==> v26: inputs <==
// attitude_estimation
module attitude_estimation(
    input clk,
    input reset,
    output SCLK,
    output MOSI,
    input  MISO_G,
    output SS_G,
    input  MISO_A,
    output SS_A,
    output [15:0] gyro_x,
    output [15:0] gyro_y,
    output [15:0] accl_x,
    output [15:0] accl_y,
    output [15:0] accl_z
    );
    wire read_ready;
    wire [7:0] read_data;
    wire TREADY;
    wire TVALID;
    wire [103:0] TDATA;
    spi_master master (.clk(clk),
                       .reset(reset),
                       .read_ready(read_ready),
                       .read_data(read_data),
                       .SCLK(SCLK),
                       .MOSI(MOSI),
                       .MISO_G(MISO_G),
                       .SS_G(SS_G),
                       .MISO_A(MISO_A),
                       .SS_A(SS_A));
    spi_axis_bridge bridge (.clk(clk),
                            .reset(reset),
                            .read_ready(read_ready),
                            .read_data(read_data),
                            .TREADY(TREADY),
                            .TVALID(TVALID),
  ...
Settings: LEC_CHECK=0, ABC_AREA=0, CAP_MARGIN=20, CORE_MARGIN=2, CORE_UTILIZATION=58, GPL_ROUTABILITY_DRIVEN=1, GPL_TIMING_DRIVEN=1, MAX_ROUTING_LAYER=met4, SLEW_MARGIN=20, TNS_END_PERCENT=40; clock period 10.2 ns.
run.sh (not shown) runs the stock make flow with config.mk's settings and CLKGATE_MAP_FILE=.
==> inputs of v6, as changes to v26 <==
==> flow/config.mk (replaced) <==
export PLATFORM = sky130hd
export DESIGN_NAME = attitude_estimation
export DESIGN_NICKNAME = attitude_estimation
export VERILOG_FILES = /design/flow/design.v
export SDC_FILE = /design/flow/constraint.sdc
export NUM_CORES = 4
export LEC_CHECK = 0
export CAP_MARGIN = 20
export CORE_MARGIN = 2
export CORE_UTILIZATION = 26
export SLEW_MARGIN = 20
==> flow/constraint.sdc (replaced) <==
create_clock -name core_clock -period 14.6 [get_ports {clk}]
set_input_delay 2.9200 -clock core_clock [delete_from_list [all_inputs] [get_ports {clk}]]
set_output_delay 2.9200 -clock core_clock [all_outputs]
set_load 0.01 [all_outputs]
==> notes <==
- Between v6 and v26, the lower fmax is in v6 (gap 18%, measured against v26).
- In v6 the clock skew is higher than in v26, by 0.023 ns.
- Final cell count is about the same in v6 and v26.
- v26 finished but failed the layout checks on setup timing. v6 finished clean.
- Between v26 and v6, the lower final area is in v6 (gap 23%, measured against v6).
- Against v26, the sequential share of layout area of v6 is higher by 1.9 points.
- Global-route usage: v6 is lower than v26 (17 points).
- First-iteration DRC count: v26 is higher than v6 (5.2%).
- Between v6 and v26, the lower die size is in v26 (gap 120%, measured against v26).
- In v6 the non-clock buffer count is lower than in v26, by 1118.
- In v26 the critical path depth is higher than in v6, by 3.
==> figures <==
metric	v6	v26
Die y size	397 um	267 um
Count of non-filler cells in the finished layout	6689	6696
Uppermost routed layer	met5	met4
Clock slew at the register clock pins of the worst setup and hold paths	0.06 ns	0.07 ns
Maximum ir drop on the vdd rail	77.4 uV	128 uV
Largest driver fanout on the critical path	19	7
WL met3	3540 um	3330 um
Outcome	complete, no violations	complete, but fails checks
Layout check failures	-	setup timing
Met3 demand-to-capacity share in global routing	0.0122	0.0271
Period minus WS final	13.55 ns	11.13 ns
Startpoint of the worst hold path	master.spi_if.shift_reg_rx[4]$_SDFFE_PP0P_	master.spi_if.count_bytes_done$_SDFFE_PP0P_
Row Count	144	96
WHS Endpoint	master.spi_if.shift_reg_rx[5]$_SDFFE_PP0P_	master.spi_if.current_state[5]$_DFF_P_
Buffers inserted by post-CTS timing repair	0	64
Total routed wirelength	94700 um	101000 um
LEAKAGE	22.7 nW	28.9 nW
Final period utilization	0.928	1.09
Post-cts repair resize count	0	198
Portion of the layout cell area used by non-clock buffers	0.0233	0.177
Switch Pwr	0.000310 W	0.000432 W
Cell area reported after detailed placement	43300 um^2	50800 um^2


==> trial 83 <==
Starting RTL as in the previous note.
export LEC_CHECK = 0
export CAP_MARGIN = 15
export CELL_PAD_IN_SITES_DETAIL_PLACEMENT = 1
export CELL_PAD_IN_SITES_GLOBAL_PLACEMENT = 1
export CORE_ASPECT_RATIO = 0.6
export CORE_MARGIN = 2
export CORE_UTILIZATION = 40
export GPL_ROUTABILITY_DRIVEN = 0
export PLACE_DENSITY = 0.87
export SLEW_MARGIN = 20
export TNS_END_PERCENT = 20
create_clock -name core_clock -period 12.0 [get_ports {clk}]
==> trial 74: changes against trial 83 <==
- CAP_MARGIN: 15 -> 20
- CELL_PAD_IN_SITES_DETAIL_PLACEMENT: 1 -> unset
- CELL_PAD_IN_SITES_GLOBAL_PLACEMENT: 1 -> unset
- CORE_ASPECT_RATIO: 0.6 -> unset
- GPL_ROUTABILITY_DRIVEN: 0 -> unset
- PLACE_DENSITY: 0.87 -> unset
- TNS_END_PERCENT: 20 -> unset
==> flow/constraint.sdc (replaced) <==
create_clock -name core_clock -period 25.0 [get_ports {clk}]
set_input_delay 5.0000 -clock core_clock [delete_from_list [all_inputs] [get_ports {clk}]]
set_output_delay 5.0000 -clock core_clock [all_outputs]
set_load 0.01 [all_outputs]
==> metrics.cfg <==
[placed_design]
hpwlAfterDp_um=77500

[outcome]
status=finished clean

[power_and_ir_drop]
powerDensity_mw_per_mm2=18.8

[cells_and_area]
final_cell_area_mm2=0.0433
layout.nets=5747
nNonClkBuffers=98

[floorplanning]
core_area_mm2=0.0999

[detailed_routing]
drt_wl_total_um=93000

[timing]
finalClockSkew_ps=37.9

[critical_path]
cp_data_arrival_time_ps=14790

# the run above: trial 74

==> metrics.cfg <==
[outcome]
status=complete, but fails checks
so_faults=setup timing

[placed_design]
hpwlAfterDp_um=103000

[floorplanning]
core_area_mm2=0.100

[detailed_routing]
antenna_left=0
drt_wl_total_um=179000

[power_and_ir_drop]
powerDensity_mw_per_mm2=35.9

[cells_and_area]
layout.nets=6053
nNonClkBuffers=406
final_cell_area_mm2=0.0477

[critical_path]
crit_family=AND-OR/OR-AND gates
cp_data_arrival_time_ps=14430

[timing]
finalSetupViolCount=65
worst_slack_ps=-1890
finalClockSkew_ps=67.9

# the run above: trial 83



==> run a: inputs <==
Starting RTL as in the previous note.
Settings: LEC_CHECK=0, CAP_MARGIN=20, CORE_ASPECT_RATIO=1.21, CORE_MARGIN=2, CORE_UTILIZATION=65, CTS_CLUSTER_SIZE=12, GPL_ROUTABILITY_DRIVEN=1, GPL_TIMING_DRIVEN=1, MIN_ROUTING_LAYER=met2, PLACE_DENSITY_LB_ADDON=0.0, SLEW_MARGIN=20; clock period 16.0 ns.
==> run b: changes against run a <==
Settings changed: CORE_ASPECT_RATIO 1.21 to unset, CORE_UTILIZATION 65 to 72, CTS_CLUSTER_SIZE 12 to 51, GPL_ROUTABILITY_DRIVEN 1 to unset, GPL_TIMING_DRIVEN 1 to unset, MIN_ROUTING_LAYER met2 to unset, PLACE_DENSITY set to 0.35, PLACE_DENSITY_LB_ADDON 0.0 to unset, SETUP_SLACK_MARGIN set to 1.36.
==> flow/constraint.sdc (replaced) <==
create_clock -name core_clock -period 5.42 [get_ports {clk}]
set_input_delay 1.0840 -clock core_clock [delete_from_list [all_inputs] [get_ports {clk}]]
set_output_delay 1.0840 -clock core_clock [all_outputs]
set_load 0.01 [all_outputs]
==> run c: changes against run a <==
Settings changed: ABC_AREA set to 0, CORE_ASPECT_RATIO 1.21 to unset, CORE_UTILIZATION 65 to 58, CTS_CLUSTER_SIZE 12 to unset, MAX_ROUTING_LAYER set to met4, MIN_ROUTING_LAYER met2 to unset, PLACE_DENSITY_LB_ADDON 0.0 to unset, SETUP_SLACK_MARGIN set to 2.38, TNS_END_PERCENT set to 5.
==> flow/constraint.sdc (replaced) <==
create_clock -name core_clock -period 9.39 [get_ports {clk}]
set_input_delay 1.8780 -clock core_clock [delete_from_list [all_inputs] [get_ports {clk}]]
set_output_delay 1.8780 -clock core_clock [all_outputs]
set_load 0.01 [all_outputs]
==> run d: changes against run a <==
Settings changed: CORE_ASPECT_RATIO 1.21 to unset, CORE_UTILIZATION 65 to 72, CTS_CLUSTER_DIAMETER set to 291, CTS_CLUSTER_SIZE 12 to unset, GPL_ROUTABILITY_DRIVEN 1 to unset, GPL_TIMING_DRIVEN 1 to unset, MAX_ROUTING_LAYER set to met4, MIN_ROUTING_LAYER met2 to unset, PLACE_DENSITY set to 0.66, PLACE_DENSITY_LB_ADDON 0.0 to unset.
==> flow/constraint.sdc (replaced) <==
create_clock -name core_clock -period 10.8 [get_ports {clk}]
set_input_delay 2.1600 -clock core_clock [delete_from_list [all_inputs] [get_ports {clk}]]
set_output_delay 2.1600 -clock core_clock [all_outputs]
set_load 0.01 [all_outputs]
==> results <==
| metric | run a | run c | run d | run b |
|---|---|---|---|---|
| Fraction of area in clock buffers and inverters | 0.0204 | 0.0168 | 0.0178 | - |
| Total tool warning count | 63 | 66 | 71 | - |
| Cell Int Power | 0.909 mW | 1.60 mW | 1.43 mW | - |
| Diode count | 0 | 0 | 31 | - |
| Met1 track utilization from global routing | 0 | 0.376 | 0.505 | - |
| Startpoint of the worst hold path | master.spi_if.shift_reg_rx[7] | master.spi_if.write_data[1] | master.spi_if.write_data[1] | - |
| Largest net degree at the start of global routing | 104 | 120 | 105 | - |
| Fraction of the cycle the final worst path needs | 0.895 | 1.21 | 1.28 | - |
| Total cell area at the placement stage | 41,700 µm² | 52,000 µm² | 46,400 µm² | 52,800 µm² |
| Fraction of area in registers | 0.108 | 0.0857 | 0.0900 | - |
| Pin slew with the least headroom to its limit | 1.08 ns | 1.03 ns | 2.99 ns | - |
| Outcome | complete, no violations | finished with violations | finished with violations | aborted with a tool error |
| Failing step | - | - | - | clock tree synthesis |
| Reasons for failing layout checks | - | setup timing | capacitance limit, slew limit, setup timing | - |
| Met3 wire length | 32,900 µm | 2760 µm | 27,400 µm | - |
| Capturing point of the worst reg2reg path | preprocessor.Unit_Delay3_out1[3] | preprocessor.Unit_Delay3_out1[14] | preprocessor.Unit_Delay4_out1[12] | - |
| Hold-critical path endpoint | master.spi_if.shift_reg_rx[7] | master.spi_if.shift_reg_tx[1] | master.spi_if.shift_reg_tx[1] | - |
| Power share of the sequential group | 0.472 | 0.467 | 0.447 | - |


==> willow <==
Starting RTL as in the previous note.
make LEC_CHECK=0 CAP_MARGIN=20 CORE_MARGIN=2 CORE_UTILIZATION=72 MAX_ROUTING_LAYER=met4 PLACE_DENSITY_LB_ADDON=0.01 SETUP_SLACK_MARGIN=3.21 SLEW_MARGIN=20 finish   # period 10.8 ns
==> cedar: changes against willow <==
- CORE_UTILIZATION: 72 -> 65
- PLACE_DENSITY_LB_ADDON: 0.01 -> not set
- SETUP_SLACK_MARGIN: 3.21 -> not set
==> notes <==
cedar reached the layout checks and failed them: setup timing. willow stopped in 5_1_grt (GRT-0232).
Die size: cedar is larger than willow (11%).
Synthesized area is the same in cedar and willow.
Synthesized cell count is the same in willow and cedar.
==> figures <==
| metric | willow | cedar |
|---|---|---|
| Placement row count | 86 | 91 |
| Area of the core | 55,200 um^2 | 61,500 um^2 |
| Cell total after placement | 5,936 | 5,927 |
| Die extent in y | 240 um | 253 um |
| CTS buffer count | 28 | 29 |
| Starting density of the core | 72.9% | 65.4% |
| Gp weighted congestion | 0.973 | 0.982 |
| Pre-CTS worst setup slack | -0.820 ns | -0.644 ns |
| Count of buffers added by post-CTS timing repair for setup | 113 | 53 |
| Status | aborted with a tool error | complete, but fails checks |
| Stage where the flow stopped | 5_1_grt | - |
| Violated checks | - | setup timing |


==> 11-16 <==
attitude_estimation again, from the RTL that the note above started with.
make LEC_CHECK=0 ABC_AREA=1 CAP_MARGIN=20 CORE_MARGIN=2 CORE_UTILIZATION=72 CTS_CLUSTER_DIAMETER=384 CTS_CLUSTER_SIZE=100 PLACE_DENSITY=0.4 SETUP_SLACK_MARGIN=1.83 SLEW_MARGIN=20 finish   # period 6.19 ns
==> 08-06 (differences from 11-16) <==
==> flow/config.mk (replaced) <==
export PLATFORM = sky130hd
export DESIGN_NAME = attitude_estimation
export DESIGN_NICKNAME = attitude_estimation
export VERILOG_FILES = /design/flow/design.v
export SDC_FILE = /design/flow/constraint.sdc
export NUM_CORES = 4
export LEC_CHECK = 0
export CAP_MARGIN = 20
export CORE_MARGIN = 2
export CORE_UTILIZATION = 72
export MAX_ROUTING_LAYER = met4
export PLACE_DENSITY = 0.35
export SETUP_SLACK_MARGIN = 3.19
export SLEW_MARGIN = 20
==> flow/constraint.sdc (replaced) <==
create_clock -name core_clock -period 10.8 [get_ports {clk}]
set_input_delay 2.1600 -clock core_clock [delete_from_list [all_inputs] [get_ports {clk}]]
set_output_delay 2.1600 -clock core_clock [all_outputs]
set_load 0.01 [all_outputs]
==> 01-09 (differences from 11-16) <==
--- a/flow/config.mk
+++ b/flow/config.mk
@@ -7,10 +7,8 @@
 export LEC_CHECK = 0
 export ABC_AREA = 1
-export CAP_MARGIN = 20
+export CAP_MARGIN = 15
 export CORE_MARGIN = 2
 export CORE_UTILIZATION = 72
-export CTS_CLUSTER_DIAMETER = 384
-export CTS_CLUSTER_SIZE = 100
-export PLACE_DENSITY = 0.4
-export SETUP_SLACK_MARGIN = 1.83
+export CTS_CLUSTER_DIAMETER = 87
+export PLACE_DENSITY = 0.36
 export SLEW_MARGIN = 20
==> flow/constraint.sdc (replaced) <==
create_clock -name core_clock -period 11.4 [get_ports {clk}]
set_input_delay 2.2800 -clock core_clock [delete_from_list [all_inputs] [get_ports {clk}]]
set_output_delay 2.2800 -clock core_clock [all_outputs]
set_load 0.01 [all_outputs]
==> results.yml <==
# physical design summary
placement:
  preCtsSetupSlack_ns: -0.784
  place_congestion: 0.978
  dpl.hpwl_um: 91100
outcome:
  status: "aborted with a tool error"
  error: "[ERROR GRT-0232] Routing congestion too high. Check the congestion heatmap in the GUI."
  lastStage: "global routing (5_1_grt)"
floorplan:
  die_y_um: 240
  fp_util_pct: 72.9
logic_synthesis:
  syn_avg_cell_area_sq_um: 8.69
[end of results for 08-06]
==> results.yml <==
# generated from flow reports
floorplan:
  fp_util_pct: 73.0
  die_y_um: 249
placement:
  place_congestion: 0.993
  preCtsSetupSlack_ns: -0.0512
worst_setup_path:
  crit_fanout: 6
  cp-startpoint: "bridge.register_buffer[53]"
outcome:
  status: "no timing/DRC/antenna violations"
logic_synthesis:
  syn_avg_cell_area_sq_um: 7.10
detailed_routing:
  ant_nets: 0
[end of results for 01-09]
==> results.yml <==
# physical design summary
outcome:
  lastStage: "clock tree synthesis (4_1_cts)"
  error: "[ERROR DPL-0038] Utilization greater than 100%, impossible to legalize"
  status: "aborted with a tool error"
logic_synthesis:
  ys_sh_mux_pct: 0.0463
  syn_avg_cell_area_sq_um: 7.10
  syn_area_sq_um: 43300
  ys_sh_xor_pct: 5.06
  synth.net_count: 7217
  yosys.cell_count.top_type: "inv_1"
  ff_type: "dfxtp_1"
  yosysWarnings: 4
placement:
  dpl.hpwl_um: 148000
  place_congestion: 1.08
  preCtsSetupSlack_ns: -4.57
floorplan:
  fp_util_pct: 73.0
  die_y_um: 249
[end of results for 11-16]


==> v1 <==
Starting RTL as in the previous note.
clock: 16.0 ns
lec_check: 0
cap_margin: 20
cell_pad_in_sites_global_placement: 2
core_aspect_ratio: 1.21
core_margin: 2
core_utilization: 65
cts_cluster_diameter: 215
cts_cluster_size: 31
gpl_routability_driven: 0
gpl_timing_driven: 1
hold_slack_margin: 0.22
min_routing_layer: met2
place_density_lb_addon: 0.0
setup_slack_margin: 2.77
slew_margin: 20
==> v39: changes against v1 <==
==> flow/config.mk (replaced) <==
export PLATFORM = sky130hd
export DESIGN_NAME = attitude_estimation
export DESIGN_NICKNAME = attitude_estimation
export VERILOG_FILES = /design/flow/design.v
export SDC_FILE = /design/flow/constraint.sdc
export NUM_CORES = 4
export LEC_CHECK = 0
export ABC_AREA = 1
export CAP_MARGIN = 20
export CORE_MARGIN = 2
export CORE_UTILIZATION = 72
export CTS_CLUSTER_DIAMETER = 384
export SETUP_SLACK_MARGIN = 0.76
export SLEW_MARGIN = 20
==> flow/constraint.sdc (replaced) <==
create_clock -name core_clock -period 6.19 [get_ports {clk}]
set_input_delay 1.2380 -clock core_clock [delete_from_list [all_inputs] [get_ports {clk}]]
set_output_delay 1.2380 -clock core_clock [all_outputs]
set_load 0.01 [all_outputs]
==> Changelog: implementation <==
### Changed

* Status: aborted with a tool error
* Fail Step: clock tree synthesis
* Error message: [ERROR DPL-0038] Utilization greater than 100%, impossible to legalize
* Post-Syn Instances at 6093
* Xor/xnor share at 5.06%
* Mapped Nets at 7217
* Mapped Area at 43300 sq um
* Sequential-to-total area share from yosys stat at 10.6%
* Die width at between 200 and 250 um
# the run above: v39

==> Changelog: implementation <==
### Changed

* Count of library flops with an enable pin at 0
* Xor/xnor share at a little under 9%
* Synth flops at approximately 230
* Die width at 230 um
* Mapped Nets at about 5800
* Yosys top cell by area: ha_1
* Mapped Area at 40200 sq um
* Synth Area in Simple Gates at 13.1%
* Asr flop ratio synth at 0%
* Status: aborted with a tool error
* Most common library cells after synthesis: inv_1 (744), ha_1 (740), fa_1 (380)
* Yosys warnings at 4
* Post-Syn Instances at 4628
* Error message: [ERROR FLW-0024] Place density exceeds 1.0 (current PLACE_DENSITY_LB_ADDON =  0.0). Please check if the value of  PLACE_DENSITY_LB_ADDON is between 0 and 0.99.
* Die H at 278 um
* Synthesized area per cell at 8.69 sq um
* Sequential-to-total area share from yosys stat at a little under an eighth
* Fail Step: global placement without I/O
* Yosys cell types at 90
# the run above: v1

Power is estimated from default activity; no workload was simulated.
